## job 2806
## colour_change
module colour_change #
(
    parameter DATA_WIDTH = 24  
)
(
    input  wire                   clk,
    input  wire                   n_rst,
    input  wire [DATA_WIDTH-1:0] i_vid_data,
    input  wire                  i_vid_hsync,
    input  wire                  i_vid_vsync,
    input  wire                  i_vid_VDE,
    output reg [DATA_WIDTH-1:0] o_vid_data,
    output reg                  o_vid_hsync,
    output reg                  o_vid_vsync,
    output reg                  o_vid_VDE,
    input wire [3:0] btn,
    input wire [3:0] sw,
    output wire [3:0] led 
);
Size in the first run: roughly 3100 cells after synthesis, about 68 I/O pins, about 0.026 mm^2 of cells after synthesis.
==> flow/config.mk <==
export PLATFORM = sky130hd
export DESIGN_NAME = colour_change
export DESIGN_NICKNAME = colour_change
export VERILOG_FILES = /design/flow/design.v
export SDC_FILE = /design/flow/constraint.sdc
export NUM_CORES = 4
export LEC_CHECK = 0
export CAP_MARGIN = 20
export CORE_MARGIN = 2
export CORE_UTILIZATION = 67
export SETUP_SLACK_MARGIN = -0.92
export SLEW_MARGIN = 20
==> flow/constraint.sdc <==
create_clock -name core_clock -period 12.2 [get_ports {clk}]
set_input_delay 2.4400 -clock core_clock [delete_from_list [all_inputs] [get_ports {clk}]]
set_output_delay 2.4400 -clock core_clock [all_outputs]
set_load 0.01 [all_outputs]
run.sh (not shown) runs the stock make flow with config.mk's settings and CLKGATE_MAP_FILE=.
Job 2806 never completed, since it errored out during global routing.
[inputs] job 6153 vs job 2806
- swapping 67 for 40 in CORE_UTILIZATION
- clearing SETUP_SLACK_MARGIN, which used to be -0.92
- swapping 12.2 for 20.0 in the clock period (ns, I/O delays scaled along)
## What came out
- Job 6153 did not stop at any stage, and its layout met the timing, DRC and antenna checks.
- Between job 2806 and job 6153, core region area is higher for job 6153, job 2806 comes in under that.
- The higher horizontal die dimension came out of job 6153.
- When the final numbers for job 2806 and job 6153 were put side by side, the post-CTS setup buffer count turned out to be greater in job 2806.
- Job 2806 and job 6153 ended up with nearly the same chip area in the Yosys report.
- Compared with job 2806, job 6153 shows post-DP HPWL that has gone down by more than a quarter.
- In job 6153 the die boundary height turned out about 30% higher than in job 2806.
- Compared with job 2806, in job 6153 final estimated routing congestion in global placement went down 0.10, number of storage elements in the synthesis netlist held, floorplan utilization went down 27 points, minimum setup slack after placement went up 4.46 ns.
- On die size, job 2806 beats job 6153.
diff inputs: job 6153 => job 7121
- setting CTS_CLUSTER_DIAMETER to 281 for the first time
- changing CORE_UTILIZATION from 40 to 58
- setting PLACE_DENSITY to 0.82 for the first time
- setting TNS_END_PERCENT to 15 for the first time
- setting ABC_AREA to 0 for the first time
- setting CTS_CLUSTER_SIZE to 99 for the first time
==> results <==
Comparing job 6153 and job 7121, worst setup slack is higher on job 6153. NOTE number of standard-cell rows in the floorplan job 6153->job 7121 decreased by more than 10%. Number of buffers outside the clock class in the layout was higher in job 6153 than in job 7121. Sequential share of layout area: job 6153 and job 7121 compared, higher one is job 7121. Max wire length of the first global-routing pass across job 6153 and job 7121: job 7121. From job 7121 to job 6153, area fraction in xor and xnor cells did not move at all. The worst-case hold slack of job 6153 and that of job 7121 are within noise of each other. Measured against each other, job 6153 and job 7121 differ in number of antenna violations at the first check in global routing, the lower figure coming from job 6153.

========
The RTL this note starts from:
==> flow/design.v <==
`timescale 1ns / 1ps
module skin_detection(
    input clk,
    input n_rst,
    input [23:0] i_vid_data,
    input i_vid_hsync,
    input i_vid_vsync,
    input i_vid_VDE,
    input [3:0] sw,
    output reg [23:0] o_vid_data,
    output reg o_vid_hsync,
    output reg o_vid_vsync,
    output reg o_vid_VDE
);
    localparam [7:0] skin_y = 8'd80;
    localparam [7:0] skin_cb_min = 8'd70;  
    localparam [7:0] skin_cb_max = 8'd135;  
    localparam [7:0] skin_cr_min = 8'd120;  
    localparam [7:0] skin_cr_max = 8'd180;   
    reg signed [8:0] y, ytemp;
    reg signed [8:0] cb;
    reg signed [8:0] cr;
    reg signed [8:0] rtemp,gtemp,btemp, rtemp2, gtemp2, btemp2;
    localparam [7:0] r  = 8'd255;
    localparam [7:0] g = 8'd0;
    localparam [7:0] b = 8'd255;
    wire [7:0] red, green, blue;
    assign {red, blue, green} = i_vid_data;
    wire hsync = i_vid_hsync;
    wire vsync = i_vid_vsync;
    wire VDE = i_vid_VDE;
    always @(posedge clk) begin
        if(sw == 4'd1) begin
        ytemp <= 16+ (256*red+green*645+blue*98)/1000;
        cb <= (577*(btemp-ytemp))/1000+128;
        cr <= (713*(rtemp-ytemp))/1000+128;
        y <= ytemp;
        rtemp <= red;
        gtemp <= green;
        btemp <= blue;
        rtemp2 <= rtemp;
        gtemp2 <= gtemp;
        btemp2 <= btemp;
        if(y > skin_y && skin_cb_min < cb && skin_cb_max > cb && skin_cr_min < cr && skin_cr_max > cr) begin
            o_vid_data[23:16] <= rtemp2;
            o_vid_data[15:8] <= btemp2;
            o_vid_data[7:0] <= gtemp2;
        end else begin
            o_vid_data[23:16] <= r;
            o_vid_data[15:8] <= b;
            o_vid_data[7:0] <= g;
        end
        o_vid_hsync <=  hsync;
        o_vid_vsync <=  vsync;
        o_vid_VDE <=  VDE;
    end
    end
endmodule
`timescale 1ns / 1ps
module inversion(
    input clk,
    input n_rst,
    input [23:0] i_vid_data,
    input i_vid_hsync,
    input i_vid_vsync,
    input i_vid_VDE,
    input [3:0] sw,
    output reg [23:0] o_vid_data,
    output reg o_vid_hsync,
    output reg o_vid_vsync,
    output reg o_vid_VDE
);
    wire [7:0] red, green, blue;
    assign {red, green, blue} = i_vid_data;
 always @(posedge clk) begin
        if(sw == 4'd2) begin
            o_vid_data[23:16] <= 255-red;
            o_vid_data[15:8] <= 255-green;
            o_vid_data[7:0] <= 255-blue;
        end
        o_vid_hsync <= i_vid_hsync;
        o_vid_vsync <=  i_vid_vsync;
        o_vid_VDE <=  i_vid_VDE;
        end
endmodule
`timescale 1ns / 1ps
module position(
input clk,
    input n_rst,
    input [23:0] i_vid_data,
    input i_vid_hsync,
    input i_vid_vsync,
    input i_vid_VDE,
    input [3:0] sw,
    output reg [23:0] o_vid_data,
    output reg o_vid_hsync,
    output reg o_vid_vsync,
    output reg o_vid_VDE
);
    wire [7:0] red, green, blue;
    reg [16:0] vcount, hcount;
    reg [16:0] vcount_q, hcount_q;
    assign {red, blue, green} = i_vid_data;
    always @* begin
        hcount = hcount_q;
        vcount = vcount_q;
        if(!n_rst) begin
            hcount = 0;
            vcount = 0;
        end else
            if(i_vid_VDE) begin
        if(hcount_q>=16'd1919) begin
            hcount = 0;
            if(vcount_q>=16'd1079)
                vcount =0;
         else vcount = vcount_q +1;
    end else hcount = hcount_q +1;
    end
    end
    always @(posedge clk) begin
        hcount_q <= hcount;
        vcount_q <= vcount;
    end
    wire [7:0] grey = (3*red)/100 + (59*green)/100 + (11*blue)/100;
     always @(posedge clk) begin
           if(sw == 4'd3) begin
             if (hcount > 200 && hcount < 800) begin
                o_vid_data[23:16] <= grey;
                 o_vid_data[15:8] <= grey; 
                 o_vid_data[7:0] <= grey;         
           end
           else
             o_vid_data <= i_vid_data;
           end
           o_vid_hsync <= i_vid_hsync;
           o_vid_vsync <=  i_vid_vsync;
           o_vid_VDE <=  i_vid_VDE;
           end
endmodule
`timescale 1ns / 1ps
module colour_change #
(
    parameter DATA_WIDTH = 24  
)
(
    input  wire                   clk,
    input  wire                   n_rst,
    input  wire [DATA_WIDTH-1:0] i_vid_data,
    input  wire                  i_vid_hsync,
    input  wire                  i_vid_vsync,
    input  wire                  i_vid_VDE,
    output reg [DATA_WIDTH-1:0] o_vid_data,
    output reg                  o_vid_hsync,
    output reg                  o_vid_vsync,
    output reg                  o_vid_VDE,
    input wire [3:0] btn,
    input wire [3:0] sw,
    output wire [3:0] led 
);
 assign led = 4'd0;
 wire [23:0] out1, out2,out3;
   wire hsync, vsync, vde, hsync2, vsync2, vde2, hsync3, vsync3, vde3;
   always@* begin
       case(sw)
           4'd1:begin o_vid_data=out1;
           o_vid_hsync = hsync;
           o_vid_vsync = vsync;
           o_vid_VDE = vde;
           end
           4'd2: begin 
            o_vid_data=out2;
            o_vid_hsync = hsync2;
            o_vid_vsync = vsync2;
            o_vid_VDE = vde2;
           end
           4'd3: begin 
           o_vid_data=out3;
           o_vid_hsync = hsync3;
           o_vid_vsync = vsync3;
           o_vid_VDE = vde3;
          end
          default: begin
           o_vid_data=i_vid_data;
           o_vid_hsync = i_vid_hsync;
           o_vid_vsync = i_vid_vsync;
           o_vid_VDE = i_vid_VDE;
           end
       endcase
   end
   skin_detection skin(.clk(clk), .n_rst(n_rst), .i_vid_data(i_vid_data), .i_vid_hsync(i_vid_hsync), .i_vid_vsync(i_vid_vsync), .i_vid_VDE(i_vid_VDE), .o_vid_data(out1), .o_vid_hsync(hsync), .o_vid_vsync(vsync), .o_vid_VDE(vde), .sw(sw));
   inversion inverse(.clk(clk), .n_rst(n_rst), .i_vid_data(i_vid_data), .i_vid_hsync(i_vid_hsync), .i_vid_vsync(i_vid_vsync), .i_vid_VDE(i_vid_VDE), .o_vid_data(out2), .o_vid_hsync(hsync2), .o_vid_vsync(vsync2), .o_vid_VDE(vde2), .sw(sw));
   position pos(.clk(clk), .n_rst(n_rst), .i_vid_data(i_vid_data), .i_vid_hsync(i_vid_hsync), .i_vid_vsync(i_vid_vsync), .i_vid_VDE(i_vid_VDE), .o_vid_data(out3), .o_vid_hsync(hsync3), .o_vid_vsync(vsync3), .o_vid_VDE(vde3), .sw(sw));
endmodule
clock: 14.9 ns
lec_check: 0
cap_margin: 20
core_margin: 2
core_utilization: 65
slew_margin: 20
The first run completed without violations.
Next try:
--- a/flow/config.mk
+++ b/flow/config.mk
@@ -9,3 +9,4 @@
 export CORE_MARGIN = 2
-export CORE_UTILIZATION = 65
+export CORE_UTILIZATION = 66
+export SETUP_SLACK_MARGIN = 3.89
 export SLEW_MARGIN = 20
Now the flow finished but failed the layout checks on capacitance limit, slew limit, setup timing.
Critical path depth goes up by 2.
First-iteration DRC count goes up by 120%.
Maximum frequency goes down by 15%.
Next try:
--- a/flow/config.mk
+++ b/flow/config.mk
@@ -8,5 +8,6 @@
 export CAP_MARGIN = 20
+export CORE_ASPECT_RATIO = 0.65
 export CORE_MARGIN = 2
-export CORE_UTILIZATION = 66
-export SETUP_SLACK_MARGIN = 3.89
+export CORE_UTILIZATION = 40
+export GPL_TIMING_DRIVEN = 0
 export SLEW_MARGIN = 20
==> flow/constraint.sdc (replaced) <==
create_clock -name core_clock -period 20.0 [get_ports {clk}]
set_input_delay 4.0000 -clock core_clock [delete_from_list [all_inputs] [get_ports {clk}]]
set_output_delay 4.0000 -clock core_clock [all_outputs]
set_load 0.01 [all_outputs]
Effect: The changed run finished with timing, DRC and antenna clean. Worst setup slack is better by 3.2 ns. Wire length fell by 39%. Clock skew rose by 0.0052 ns. Count of clock-buffer cells in the layout fell by 1.
Next try:
--- a/flow/config.mk
+++ b/flow/config.mk
@@ -7,3 +7,4 @@
 export LEC_CHECK = 0
-export CAP_MARGIN = 20
+export CAP_MARGIN = 5
+export CELL_PAD_IN_SITES_DETAIL_PLACEMENT = 1
 export CORE_ASPECT_RATIO = 0.65
@@ -11,3 +12,8 @@
 export CORE_UTILIZATION = 40
+export CTS_CLUSTER_SIZE = 40
+export GPL_ROUTABILITY_DRIVEN = 1
 export GPL_TIMING_DRIVEN = 0
-export SLEW_MARGIN = 20
+export HOLD_SLACK_MARGIN = -0.09
+export SETUP_SLACK_MARGIN = 5.0
+export SLEW_MARGIN = 25
+export TNS_END_PERCENT = 90
The changed run ran to the end with no violations.
Routed wire length rises by 42%.
Maximum frequency rises by 22%.
Count of clock-buffer cells in the layout rises by 1.

========
// colour_change: RTL as listed in full above, without the edits since
==> flow/config.mk <==
export PLATFORM = sky130hd
export DESIGN_NAME = colour_change
export DESIGN_NICKNAME = colour_change
export VERILOG_FILES = /design/flow/design.v
export SDC_FILE = /design/flow/constraint.sdc
export NUM_CORES = 4
export LEC_CHECK = 0
export ABC_AREA = 1
export CAP_MARGIN = 20
export CORE_MARGIN = 2
export CORE_UTILIZATION = 72
export CTS_CLUSTER_DIAMETER = 184
export CTS_CLUSTER_SIZE = 98
export PLACE_DENSITY = 0.39
export SLEW_MARGIN = 20
==> flow/constraint.sdc <==
create_clock -name core_clock -period 12.7 [get_ports {clk}]
set_input_delay 2.5400 -clock core_clock [delete_from_list [all_inputs] [get_ports {clk}]]
set_output_delay 2.5400 -clock core_clock [all_outputs]
set_load 0.01 [all_outputs]
The first run finished with negative setup slack left.
==> next run, changes <==
--- a/flow/config.mk
+++ b/flow/config.mk
@@ -8 +7,0 @@
-export ABC_AREA = 1
@@ -11,4 +10 @@
-export CORE_UTILIZATION = 72
-export CTS_CLUSTER_DIAMETER = 184
-export CTS_CLUSTER_SIZE = 98
-export PLACE_DENSITY = 0.39
+export CORE_UTILIZATION = 65
==> flow/constraint.sdc (replaced) <==
create_clock -name core_clock -period 15.8 [get_ports {clk}]
set_input_delay 3.1600 -clock core_clock [delete_from_list [all_inputs] [get_ports {clk}]]
set_output_delay 3.1600 -clock core_clock [all_outputs]
set_load 0.01 [all_outputs]
The changed run passed the timing, DRC and antenna checks.
Die size grows by 19%.
Cell area fell by 1.5%.
Via count came out higher by about 1.7%.
Wire length goes down by about 6%.
Synthesized area increases by about 8%.
Clock-buffer cell count does not change.
First-iteration DRC count goes down by about 2%.
==> next run, changes <==
--- a/flow/config.mk
+++ b/flow/config.mk
@@ -10 +10,3 @@
-export CORE_UTILIZATION = 65
+export CORE_UTILIZATION = 70
+export CTS_CLUSTER_SIZE = 37
+export SETUP_SLACK_MARGIN = 0.42
==> flow/constraint.sdc (replaced) <==
create_clock -name core_clock -period 13.5 [get_ports {clk}]
set_input_delay 2.7000 -clock core_clock [delete_from_list [all_inputs] [get_ports {clk}]]
set_output_delay 2.7000 -clock core_clock [all_outputs]
set_load 0.01 [all_outputs]
The new run aborted during global routing (5_1_grt), error GRT-0116.
Die size went down by a little under a tenth.
Area after synthesis does not change.
Synthesized cell count does not change.
==> next run, changes <==
--- a/flow/config.mk
+++ b/flow/config.mk
@@ -10,3 +10,3 @@
-export CORE_UTILIZATION = 70
-export CTS_CLUSTER_SIZE = 37
-export SETUP_SLACK_MARGIN = 0.42
+export CORE_UTILIZATION = 37
+export CTS_CLUSTER_DIAMETER = 384
+export CTS_CLUSTER_SIZE = 99
==> flow/constraint.sdc (replaced) <==
create_clock -name core_clock -period 20.0 [get_ports {clk}]
set_input_delay 4.0000 -clock core_clock [delete_from_list [all_inputs] [get_ports {clk}]]
set_output_delay 4.0000 -clock core_clock [all_outputs]
set_load 0.01 [all_outputs]
After rerunning:
- With this change the flow finished with timing, DRC and antenna clean
- area after synthesis is unchanged
- die area goes up by 87%
- synthesized cell count does not change
==> next run, changes <==
--- a/flow/config.mk
+++ b/flow/config.mk
@@ -8,0 +9 @@
+export CORE_ASPECT_RATIO = 0.65
@@ -10,4 +11,4 @@
-export CORE_UTILIZATION = 37
-export CTS_CLUSTER_DIAMETER = 384
-export CTS_CLUSTER_SIZE = 99
-export SLEW_MARGIN = 20
+export CORE_UTILIZATION = 40
+export GPL_TIMING_DRIVEN = 0
+export SETUP_SLACK_MARGIN = 5.0
+export SLEW_MARGIN = 25
=> Final cell count goes up by 4.3%; final area came out higher by about 16%; count of clock-buffer cells in the layout stays the same; sequential share of layout area drops by 2.5 points; wire length is higher by about 13%; first-iteration DRC count came out higher by 23%; sequential cell count does not change; critical path depth drops by 1.

========
// colour_change: RTL as listed in full above, without the edits since
Settings: LEC_CHECK=0, ABC_AREA=1, CAP_MARGIN=20, CORE_MARGIN=2, CORE_UTILIZATION=72, PLACE_DENSITY_LB_ADDON=0.11, SETUP_SLACK_MARGIN=2.15, SLEW_MARGIN=20; clock period 13.4 ns.
The baseline ended with an error in 5_1_grt (DPL-0038).
Edit:
Settings changed: ABC_AREA 1 to default, CORE_UTILIZATION 72 to 40, PLACE_DENSITY_LB_ADDON 0.11 to default, SETUP_SLACK_MARGIN 2.15 to default.
Clock period 13.4 ns to 18.1 ns, I/O delays scaled along.
=> The changed run passed the timing, DRC and antenna checks. Die size went up by 92%. Synthesized area goes up by 8.1%. Synthesized cell count decreases by 4.0%.
Edit:
Settings changed: CORE_UTILIZATION 40 to 19.
Clock period 18.1 ns to 22.0 ns, I/O delays scaled along.
- non-clock buffer count goes down by 17
- setup slack gets better by 2.0 ns
- cell count goes up by about a fifth
- design area goes up by a few percent
- register-to-register slack gets better by 2.9 ns
- sequential share of layout area goes down by 0.64 points
- wire length goes up by a few percent
- synthesized area is unchanged
- count of clock-buffer cells in the layout goes down by 1
- global-route usage goes down by 10 points
Edit:
Settings changed: ABC_AREA from default to 1, CORE_UTILIZATION 19 to 72, PLACE_DENSITY_LB_ADDON from default to 0.1, SETUP_SLACK_MARGIN from default to 3.99.
Clock period 22.0 ns to 13.4 ns, I/O delays scaled along.
Outcome: The changed run aborted during 5_1_grt; synthesized area decreases by 7.5%; synthesized cell count increases by 4.1%; die area decreases by 75%.
Edit:
Settings changed: ABC_AREA 1 to default, CORE_UTILIZATION 72 to 68, PLACE_DENSITY_LB_ADDON 0.1 to default, SETUP_SLACK_MARGIN 3.99 to default.
Clock period 13.4 ns to 18.1 ns, I/O delays scaled along.
Effect:
- This time the run finished clean
- die area came out higher by 14%
- area after synthesis came out higher by 8.1%
- synthesized cell count came out lower by about 4%
